## milestone1
module milestone1 (
		input logic clock,                    
		input logic Resetn,
		input logic Enable,
		output	logic [17:0] SRAM_address,
		output 	logic [15:0] SRAM_write_data,
		output	logic SRAM_we_n,
		input		logic [15:0] SRAM_read_data,
		output   logic M1_end
);
make LEC_CHECK=0 ABC_AREA=0 CAP_MARGIN=5 CELL_PAD_IN_SITES_DETAIL_PLACEMENT=1 CELL_PAD_IN_SITES_GLOBAL_PLACEMENT=0 CORE_ASPECT_RATIO=1.74 CORE_MARGIN=2 CORE_UTILIZATION=66 GPL_ROUTABILITY_DRIVEN=1 HOLD_SLACK_MARGIN=0.22 PLACE_DENSITY_LB_ADDON=0.14 SETUP_SLACK_MARGIN=1.39 SLEW_MARGIN=30 finish   # period 20.1 ns
run.sh (not shown) runs the stock make flow with config.mk's settings and CLKGATE_MAP_FILE=.
The starting point stopped in global routing (5_1_grt) on GRT-0116.
==> next run, changes <==
==> flow/config.mk (replaced) <==
export PLATFORM = sky130hd
export DESIGN_NAME = milestone1
export DESIGN_NICKNAME = milestone1
export VERILOG_FILES = /design/flow/design.v
export SDC_FILE = /design/flow/constraint.sdc
export NUM_CORES = 4
export LEC_CHECK = 0
export CAP_MARGIN = 20
export CELL_PAD_IN_SITES_GLOBAL_PLACEMENT = 1
export CORE_ASPECT_RATIO = 0.56
export CORE_MARGIN = 2
export CORE_UTILIZATION = 67
export CTS_CLUSTER_DIAMETER = 206
export GPL_ROUTABILITY_DRIVEN = 1
export HOLD_SLACK_MARGIN = 0.27
export SLEW_MARGIN = 20
==> flow/constraint.sdc (replaced) <==
create_clock -name core_clock -period 22.0 [get_ports {clock}]
set_input_delay 4.4000 -clock core_clock [delete_from_list [all_inputs] [get_ports {clock}]]
set_output_delay 4.4000 -clock core_clock [all_outputs]
set_load 0.01 [all_outputs]
Result:
- Now the flow completed with no timing, DRC or antenna violations
- synthesized cell count does not change
- die size decreases slightly
- area after synthesis stays the same
==> next run, changes <==
==> flow/config.mk (replaced) <==
export PLATFORM = sky130hd
export DESIGN_NAME = milestone1
export DESIGN_NICKNAME = milestone1
export VERILOG_FILES = /design/flow/design.v
export SDC_FILE = /design/flow/constraint.sdc
export NUM_CORES = 4
export LEC_CHECK = 0
export ABC_AREA = 1
export CAP_MARGIN = 20
export CORE_MARGIN = 2
export CORE_UTILIZATION = 61
export SETUP_SLACK_MARGIN = 0.58
export SLEW_MARGIN = 20
==> flow/constraint.sdc (replaced) <==
create_clock -name core_clock -period 9.28 [get_ports {clock}]
set_input_delay 1.8560 -clock core_clock [delete_from_list [all_inputs] [get_ports {clock}]]
set_output_delay 1.8560 -clock core_clock [all_outputs]
set_load 0.01 [all_outputs]
Result:
- With this change the flow completed, yet does not pass: negative setup slack
- maximum frequency goes up by 22%
- count of clock-buffer cells in the layout goes down by 4
- global-route usage goes up by 0.99 points
- worst setup slack degrades by 9.5 ns
- area after synthesis goes up by 4.3%
- final cell count goes up by 39%
- wire length goes up by 20%
- hold slack improves by 0.0042 ns
- final area goes up by 30%
- core utilization goes up by 8.5 points
- sequential share of layout area goes down by 3.9 points
==> next run, changes <==
--- a/flow/config.mk
+++ b/flow/config.mk
@@ -10,4 +10,3 @@
 export CORE_MARGIN = 2
-export CORE_UTILIZATION = 61
-export SETUP_SLACK_MARGIN = 0.58
+export CORE_UTILIZATION = 70
 export SLEW_MARGIN = 20
==> flow/constraint.sdc (replaced) <==
create_clock -name core_clock -period 15.1 [get_ports {clock}]
set_input_delay 3.0200 -clock core_clock [delete_from_list [all_inputs] [get_ports {clock}]]
set_output_delay 3.0200 -clock core_clock [all_outputs]
set_load 0.01 [all_outputs]
- This time the run completed, yet does not pass: max-capacitance violations, max-slew violations, negative setup slack
- global-route usage climbs by 3.8 points
- setup slack is better by 4.3 ns
- area after synthesis stays the same
- wire length goes down by 3.4%
- final cell count drops by 14%
- cell area came out lower by 16%
==> next run, changes <==
==> flow/constraint.sdc (replaced) <==
create_clock -name core_clock -period 15.4 [get_ports {clock}]
set_input_delay 3.0800 -clock core_clock [delete_from_list [all_inputs] [get_ports {clock}]]
set_output_delay 3.0800 -clock core_clock [all_outputs]
set_load 0.01 [all_outputs]
What happened:
- Now the flow produced a clean layout
- routed wire length falls by 11%
- die size stays the same
- sequential cell count is unchanged
- sequential share of layout area rises by 0.28 points
- core utilization falls by 1.3 points
